Design system_bus, start of the top module:
module system_bus
	#(parameter DATA_WIDTH = 8, 
	parameter ADDR_WIDTH = 14, 
	parameter NO_OF_MASTER = 4, 
	parameter NO_OF_SLAVE = 8,
	parameter [NO_OF_SLAVE*ADDR_WIDTH-1:0] SLAVE_BASE_ADDR = {14'd10, 14'd20, 14'd30, 14'd40, 14'd50, 14'd60, 14'd70, 14'd80}, 
	parameter [NO_OF_SLAVE*ADDR_WIDTH-1:0] SLAVE_END_ADDR = {14'd19, 14'd29, 14'd39, 14'd49, 14'd59, 14'd69, 14'd79, 14'd89}
	) 
	(
	input clk,
	input reset_n,
	input [ADDR_WIDTH*NO_OF_MASTER-1:0]  addr_avm, 
	output [DATA_WIDTH*NO_OF_MASTER-1:0]  readdata_avm,
	input [DATA_WIDTH*NO_OF_MASTER-1:0]  writedata_avm, 
	input [NO_OF_MASTER-1:0]  readen_avm,
	input [NO_OF_MASTER-1:0]  writeen_avm,
	output [NO_OF_MASTER-1:0]  readvalid_avm,
	output [NO_OF_MASTER-1:0]  writevalid_avm,
	input [NO_OF_MASTER-1:0]  waitrequest_avm,
	input [4*NO_OF_MASTER-1:0]priority_no,
	output [ADDR_WIDTH*NO_OF_SLAVE-1:0]  addr_avs,
	input [DATA_WIDTH*NO_OF_SLAVE-1:0]  readdata_avs,
	output [DATA_WIDTH*NO_OF_SLAVE-1:0]  writedata_avs,
	output [NO_OF_SLAVE-1:0]  readen_avs,
  ...
Size in the first run: roughly 3400 cells after synthesis, about 660 flip-flops, about 32000 um^2 of cells after synthesis.
clock: 2.88 ns
lec_check: 0
cap_margin: 0
core_aspect_ratio: 0.5
core_margin: 2
core_utilization: 72
cts_cluster_diameter: 345
cts_cluster_size: 49
place_density: 0.65
setup_slack_margin: -0.29
slew_margin: 20
run.sh (not shown) runs the stock make flow with config.mk's settings and CLKGATE_MAP_FILE=.
The starting point failed in global routing (ODB-0269).
==> next run, changes <==
==> flow/config.mk (replaced) <==
export PLATFORM = sky130hd
export DESIGN_NAME = system_bus
export DESIGN_NICKNAME = system_bus
export VERILOG_FILES = /design/flow/design.v
export SDC_FILE = /design/flow/constraint.sdc
export NUM_CORES = 4
export LEC_CHECK = 0
export CAP_MARGIN = 20
export CORE_MARGIN = 2
export CORE_UTILIZATION = 40
export PLACE_DENSITY = 0.6
export SLEW_MARGIN = 20
==> flow/constraint.sdc (replaced) <==
create_clock -name core_clock -period 4.3 [get_ports {clk}]
set_input_delay 0.8600 -clock core_clock [delete_from_list [all_inputs] [get_ports {clk}]]
set_output_delay 0.8600 -clock core_clock [all_outputs]
set_load 0.01 [all_outputs]
Effect: With this change the flow finished with timing, DRC and antenna clean; die size came out higher by about 80%; synthesized area stays the same; synthesized cell count stays the same.
==> next run, changes <==
--- a/flow/config.mk
+++ b/flow/config.mk
@@ -6,7 +6,7 @@
 export NUM_CORES = 4
 export LEC_CHECK = 0
-export CAP_MARGIN = 20
+export CAP_MARGIN = 25
+export CELL_PAD_IN_SITES_GLOBAL_PLACEMENT = 3
 export CORE_MARGIN = 2
 export CORE_UTILIZATION = 40
-export PLACE_DENSITY = 0.6
-export SLEW_MARGIN = 20
+export SLEW_MARGIN = 5
==> flow/constraint.sdc (replaced) <==
create_clock -name core_clock -period 8.98 [get_ports {clk}]
set_input_delay 1.7960 -clock core_clock [delete_from_list [all_inputs] [get_ports {clk}]]
set_output_delay 1.7960 -clock core_clock [all_outputs]
set_load 0.01 [all_outputs]
- cell area goes down by a few percent
- wire length is higher by a few percent
- total power falls by well over a third
- combinational power fell by well over a third
- synthesized cell count stays the same
- clock-buffer cell count falls by 2
- non-clock buffer count fell by 174
==> next run, changes <==
==> flow/config.mk (replaced) <==
export PLATFORM = sky130hd
export DESIGN_NAME = system_bus
export DESIGN_NICKNAME = system_bus
export VERILOG_FILES = /design/flow/design.v
export SDC_FILE = /design/flow/constraint.sdc
export NUM_CORES = 4
export LEC_CHECK = 0
export CAP_MARGIN = 20
export CORE_MARGIN = 2
export CORE_UTILIZATION = 58
export PLACE_DENSITY = 0.6
export SLEW_MARGIN = 20
==> flow/constraint.sdc (replaced) <==
create_clock -name core_clock -period 2.88 [get_ports {clk}]
set_input_delay 0.5760 -clock core_clock [delete_from_list [all_inputs] [get_ports {clk}]]
set_output_delay 0.5760 -clock core_clock [all_outputs]
set_load 0.01 [all_outputs]
With this change the flow completed, yet does not pass: setup timing.
Design area grows by 9.5%.
Global-route usage grows by 12 points.
Critical path depth grows by 1.
Flip-flop count stays the same.
Die size shrinks by 31%.
Utilization grows by 30 points.
Register-to-register slack is worse by 5400 ps.
Power grows to 3.2 times its value.
Combinational power grows to 4.2 times its value.
Routed wire length grows by 3.9%.


Setup of v18:
system_bus again, from the RTL that the note above started with.
Settings: LEC_CHECK=0, CAP_MARGIN=25, CELL_PAD_IN_SITES_DETAIL_PLACEMENT=0, CELL_PAD_IN_SITES_GLOBAL_PLACEMENT=0, CORE_ASPECT_RATIO=0.85, CORE_MARGIN=2, CORE_UTILIZATION=70, CTS_CLUSTER_SIZE=34, PLACE_DENSITY_LB_ADDON=0.09, SLEW_MARGIN=15; clock period 3.67 ns.
v18 failed in global routing (5_1_grt) with GRT-0232.
diff inputs: v18 => v38
Settings: swapping 0 for 1 in CELL_PAD_IN_SITES_GLOBAL_PLACEMENT; swapping 70 for 57 in CORE_UTILIZATION; clearing PLACE_DENSITY_LB_ADDON, which used to be 0.09; swapping 34 for 72 in CTS_CLUSTER_SIZE; swapping 3.67 for 3.15 in the clock period (ns, I/O delays scaled along).
Results
When v38 is measured against v18, its floorplan utilization turns out 13 points lower.
Looking at number of levels in the clock H-tree, v38 sits 1 higher than v18 does.
The die used by v38 is larger than the one used by v18.
Re area of the synthesized netlist per yosys stat: no difference whatsoever between v18 and v38.
The remaining runs in v18 and v38 completed every stage, whereas v18 halted early.
v18 failed in global routing (5_1_grt) with GRT-0232.
Final checks on v38, whose flow otherwise completed, came back failing, citing setup timing.
Count of standard-cell rows (v38 vs. v18) increases by a little under 10%
Clock sink count delta (v18 -> v38): insignificant
The following lists how v23 was set up differently from v38:
Settings: setting PLACE_DENSITY_LB_ADDON to 0.09 for the first time; changing CORE_UTILIZATION from 57 to 17; changing CORE_MARGIN from 2 to 4; changing the clock period (ns, I/O delays scaled along) from 3.15 to 5.33.
[summary]
From the logs: v38 reached the end of the flow and failed the layout checks with setup timing. v23: no failed stages, no open violations at the end. Delta (v23 minus v38): final standard cell count with taps included and fillers excluded went up by 1432, final-layout clock buffer total higher, required time reported for the critical path endpoint shows an increase of 2280 ps. Summary of v23 over v38: total net switching power saw a decrease, multi-input gate share of the layout cell area saw a decrease.
Edits applied to the flow inputs when going from v23 to v16:
Settings: a change of CELL_PAD_IN_SITES_GLOBAL_PLACEMENT from 1 to 0; a change of CORE_MARGIN from 4 to 2; a change of CAP_MARGIN from 25 to 0; an added SETUP_SLACK_MARGIN of 0.74; an added ABC_AREA of 1; a deleted PLACE_DENSITY_LB_ADDON that had been 0.09; a change of CORE_UTILIZATION from 17 to 66; a change of the clock period (ns, I/O delays scaled along) from 5.33 to 2.88.
[summary]
No stage failed in v23, and the final checks on the layout all came back clean. Status(v16) = ERROR, stage = global routing (5_1_grt). Diff v23 -> v16: number of top-level pins essentially unchanged, core footprint decreased about 70%, maximum level of the CTS H-tree decreased 1, post-synthesis area per instance decreased 12%. Per the comparison of v16 with v23, fraction of the mapped netlist area in compound gates held steady; number of core rows shrank by about 50%; floorplan die area shrank by about 70%; post-cts repair resize count grew by 662. Re area after synthesis: v16 and v23 aren't equal, and the lower value belongs to v23.


system_bus again, from the RTL that the note above started with.
clock: 8.98 ns
lec_check: 0
abc_area: 1
cap_margin: 10
cell_pad_in_sites_detail_placement: 1
cell_pad_in_sites_global_placement: 1
core_aspect_ratio: 0.61
core_margin: 4
core_utilization: 40
max_routing_layer: met4
min_routing_layer: met2
slew_margin: 5
The baseline ended with an error in 5_1_grt.
Next try:
ABC_AREA = unset   (was 1)
CAP_MARGIN = 20   (was 10)
CELL_PAD_IN_SITES_DETAIL_PLACEMENT = unset   (was 1)
CELL_PAD_IN_SITES_GLOBAL_PLACEMENT = unset   (was 1)
CORE_ASPECT_RATIO = unset   (was 0.61)
CORE_MARGIN = 2   (was 4)
MAX_ROUTING_LAYER = unset   (was met4)
MIN_ROUTING_LAYER = unset   (was met2)
PLACE_DENSITY = 0.6   (was unset)
SLEW_MARGIN = 20   (was 5)
clock period = 5.19 ns   (was 8.98 ns; I/O delays follow)
Outcome: This time the run finished with timing, DRC and antenna clean; die area goes down by 8.4%; synthesized area goes down by 5.8%; synthesized cell count goes down by 18%.


system_bus again, from the RTL that the note above started with.
clock: 8.98 ns
lec_check: 0
abc_area: 1
cap_margin: 15
cell_pad_in_sites_detail_placement: 1
cell_pad_in_sites_global_placement: 0
core_aspect_ratio: 0.61
core_margin: 4
core_utilization: 40
hold_slack_margin: 0.12
max_routing_layer: met4
min_routing_layer: met2
slew_margin: 5
The first run stopped in 5_1_grt, error GRT-0116.
==> next run, changes <==
Settings changed: ABC_AREA 1 to unset, CAP_MARGIN 15 to 20, CELL_PAD_IN_SITES_DETAIL_PLACEMENT 1 to unset, CELL_PAD_IN_SITES_GLOBAL_PLACEMENT 0 to unset, CORE_ASPECT_RATIO 0.61 to unset, CORE_MARGIN 4 to 2, CORE_UTILIZATION 40 to 12, HOLD_SLACK_MARGIN 0.12 to unset, MAX_ROUTING_LAYER met4 to unset, MIN_ROUTING_LAYER met2 to unset, PLACE_DENSITY set to 0.6, SLEW_MARGIN 5 to 20.
Clock period 8.98 ns to 7.68 ns, I/O delays scaled along.
This time the run passed the timing, DRC and antenna checks; die size is higher to 3.0 times its value; area after synthesis fell by about 6%; synthesized cell count fell by 18%.
==> next run, changes <==
Settings changed: CELL_PAD_IN_SITES_DETAIL_PLACEMENT set to 2, CORE_UTILIZATION 12 to 40, SETUP_SLACK_MARGIN set to 0.15.
Clock period 7.68 ns to 7.0 ns, I/O delays scaled along.
Now the flow completed, yet does not pass: max-capacitance violations, max-slew violations.
Final cell count goes down by 34%.
Hold slack hardly moves.
Critical path depth stays the same.
Via count goes up by 19%.
Area after synthesis stays the same.
Design area goes down by 7.6%.
Wire length goes up by about 47%.
Die area goes down by about 70%.
Worst setup slack degrades by 1.1 ns.
Core utilization goes up by 34 points.
==> next run, changes <==
Settings changed: CELL_PAD_IN_SITES_DETAIL_PLACEMENT 2 to unset, CORE_UTILIZATION 40 to 59, SETUP_SLACK_MARGIN 0.15 to unset.
Clock period 7.0 ns to 3.74 ns, I/O delays scaled along.
=>
- The changed run finished with timing, DRC and antenna clean
- clock skew went down by 0.056 ns
- setup slack degrades by 1.1 ns
- utilization went up by 27 points
- design area went up by a few percent
- sequential power went up by well over a third
==> next run, changes <==
Settings changed: CORE_UTILIZATION 59 to 26.
Clock period 3.74 ns to 5.19 ns, I/O delays scaled along.
The changed run completed without violations; final area falls by 1.5%; via count went down by 7.1%; sequential power fell by 28%; utilization is lower by 44 points; flip-flop count stays the same.
==> next run, changes <==
Settings changed: ABC_AREA set to 1, CORE_UTILIZATION 26 to 72, CTS_CLUSTER_DIAMETER set to 373, CTS_CLUSTER_SIZE set to 96, TNS_END_PERCENT set to 10.
Clock period 5.19 ns to 3.38 ns, I/O delays scaled along.
=> Now the flow did not get past 5_1_grt; die size shrinks by 61%; synthesized area climbs by about 6%; synthesized cell count rose by about 20%.


system_bus again, from the RTL that the note above started with.
==> flow/design.v (excerpt) <==
module system_bus
	#(parameter DATA_WIDTH = 8, 
	parameter ADDR_WIDTH = 14, 
	parameter NO_OF_MASTER = 4, 
	parameter NO_OF_SLAVE = 8,
	parameter [NO_OF_SLAVE*ADDR_WIDTH-1:0] SLAVE_BASE_ADDR = {14'd10, 14'd20, 14'd30, 14'd40, 14'd50, 14'd60, 14'd70, 14'd80}, 
	parameter [NO_OF_SLAVE*ADDR_WIDTH-1:0] SLAVE_END_ADDR = {14'd19, 14'd29, 14'd39, 14'd49, 14'd59, 14'd69, 14'd79, 14'd89}
	) 
	(
	input clk,
	input reset_n,
	input [ADDR_WIDTH*NO_OF_MASTER-1:0]  addr_avm, 
	output [DATA_WIDTH*NO_OF_MASTER-1:0]  readdata_avm,
	input [DATA_WIDTH*NO_OF_MASTER-1:0]  writedata_avm, 
	input [NO_OF_MASTER-1:0]  readen_avm,
	input [NO_OF_MASTER-1:0]  writeen_avm,
	output [NO_OF_MASTER-1:0]  readvalid_avm,
	output [NO_OF_MASTER-1:0]  writevalid_avm,
	input [NO_OF_MASTER-1:0]  waitrequest_avm,
	input [4*NO_OF_MASTER-1:0]priority_no,
	output [ADDR_WIDTH*NO_OF_SLAVE-1:0]  addr_avs,
	input [DATA_WIDTH*NO_OF_SLAVE-1:0]  readdata_avs,
	output [DATA_WIDTH*NO_OF_SLAVE-1:0]  writedata_avs,
	output [NO_OF_SLAVE-1:0]  readen_avs,
	output [NO_OF_SLAVE-1:0]  writeen_avs,
	input [NO_OF_SLAVE-1:0]  readvalid_avs,
	input [NO_OF_SLAVE-1:0]  writevalid_avs,
	output reg [NO_OF_SLAVE-1:0]  waitrequest_avs
	);
export LEC_CHECK = 0
export ABC_AREA = 1
export CAP_MARGIN = 20
export CELL_PAD_IN_SITES_DETAIL_PLACEMENT = 2
export CORE_ASPECT_RATIO = 0.81
export CORE_MARGIN = 2
export CORE_UTILIZATION = 60
export CTS_CLUSTER_SIZE = 92
export GPL_ROUTABILITY_DRIVEN = 1
export GPL_TIMING_DRIVEN = 0
export PLACE_DENSITY = 0.93
export SETUP_SLACK_MARGIN = 0.85
export SLEW_MARGIN = 35
create_clock -name core_clock -period 3.13 [get_ports {clk}]
The starting point ended with an error in 3_5_place_dp with DPL-0033.
Next try:
Settings changed: ABC_AREA 1 to not set, CAP_MARGIN 20 to 30, CELL_PAD_IN_SITES_DETAIL_PLACEMENT 2 to not set, CORE_ASPECT_RATIO 0.81 to not set, CORE_UTILIZATION 60 to 40, CTS_CLUSTER_SIZE 92 to not set, GPL_ROUTABILITY_DRIVEN 1 to not set, GPL_TIMING_DRIVEN 0 to not set, PLACE_DENSITY 0.93 to not set, SETUP_SLACK_MARGIN 0.85 to not set, SLEW_MARGIN 35 to 20.
Clock period 3.13 ns to 8.98 ns, I/O delays scaled along.
With this change the flow completed without violations.
Synthesized cell count drops by 18%.
Synthesized area drops by 5.8%.
Die area climbs by 41%.


system_bus again, from the RTL that the note above started with.
clock: 7.0 ns
lec_check: 0
abc_area: 1
cap_margin: 20
cell_pad_in_sites_detail_placement: 2
core_margin: 2
core_utilization: 40
gpl_routability_driven: 0
gpl_timing_driven: 0
max_routing_layer: met4
min_routing_layer: met2
place_density: 0.6
setup_slack_margin: 0.15
slew_margin: 20
tns_end_percent: 10
The first run did not get past global routing.
Next try:
Settings changed: ABC_AREA 1 to default, CELL_PAD_IN_SITES_DETAIL_PLACEMENT 2 to default, CORE_UTILIZATION 40 to 57, GPL_ROUTABILITY_DRIVEN 0 to default, GPL_TIMING_DRIVEN 0 to default, MAX_ROUTING_LAYER met4 to default, MIN_ROUTING_LAYER met2 to default, PLACE_DENSITY 0.6 to default, SETUP_SLACK_MARGIN 0.15 to default, TNS_END_PERCENT 10 to default.
Clock period 7.0 ns to 3.19 ns, I/O delays scaled along.
Effect: The changed run completed, yet does not pass: hold timing, setup timing; die area drops by 33%; synthesized cell count shrinks by 18%; synthesized area drops by 5.8%.


system_bus again, from the RTL that the note above started with.
export LEC_CHECK = 0
export ABC_AREA = 1
export CAP_MARGIN = 25
export CELL_PAD_IN_SITES_DETAIL_PLACEMENT = 0
export CELL_PAD_IN_SITES_GLOBAL_PLACEMENT = 1
export CORE_ASPECT_RATIO = 0.85
export CORE_MARGIN = 4
export CORE_UTILIZATION = 17
export CTS_CLUSTER_SIZE = 72
export GPL_ROUTABILITY_DRIVEN = 0
export GPL_TIMING_DRIVEN = 0
export HOLD_SLACK_MARGIN = 0.02
export MAX_ROUTING_LAYER = met5
export MIN_ROUTING_LAYER = met2
export PLACE_DENSITY_LB_ADDON = 0.09
export SETUP_SLACK_MARGIN = 1.43
export SLEW_MARGIN = 0
export TNS_END_PERCENT = 30
create_clock -name core_clock -period 5.33 [get_ports {clk}]
Rerun with:
==> flow/config.mk (replaced) <==
export PLATFORM = sky130hd
export DESIGN_NAME = system_bus
export DESIGN_NICKNAME = system_bus
export VERILOG_FILES = /design/flow/design.v
export SDC_FILE = /design/flow/constraint.sdc
export NUM_CORES = 4
export LEC_CHECK = 0
export CAP_MARGIN = 25
export CELL_PAD_IN_SITES_DETAIL_PLACEMENT = 0
export CELL_PAD_IN_SITES_GLOBAL_PLACEMENT = 0
export CORE_ASPECT_RATIO = 0.85
export CORE_MARGIN = 2
export CORE_UTILIZATION = 66
export CTS_CLUSTER_SIZE = 72
export SLEW_MARGIN = 15
==> flow/constraint.sdc (replaced) <==
create_clock -name core_clock -period 3.13 [get_ports {clk}]
set_input_delay 0.6260 -clock core_clock [delete_from_list [all_inputs] [get_ports {clk}]]
set_output_delay 0.6260 -clock core_clock [all_outputs]
set_load 0.01 [all_outputs]
=> The new run ended with an error in global routing (5_1_grt), error GRT-0232; synthesized cell count shrinks by about a fifth; synthesized area shrinks by a few percent; die size shrinks by well over a third.
Power and IR drop assume default switching activity.
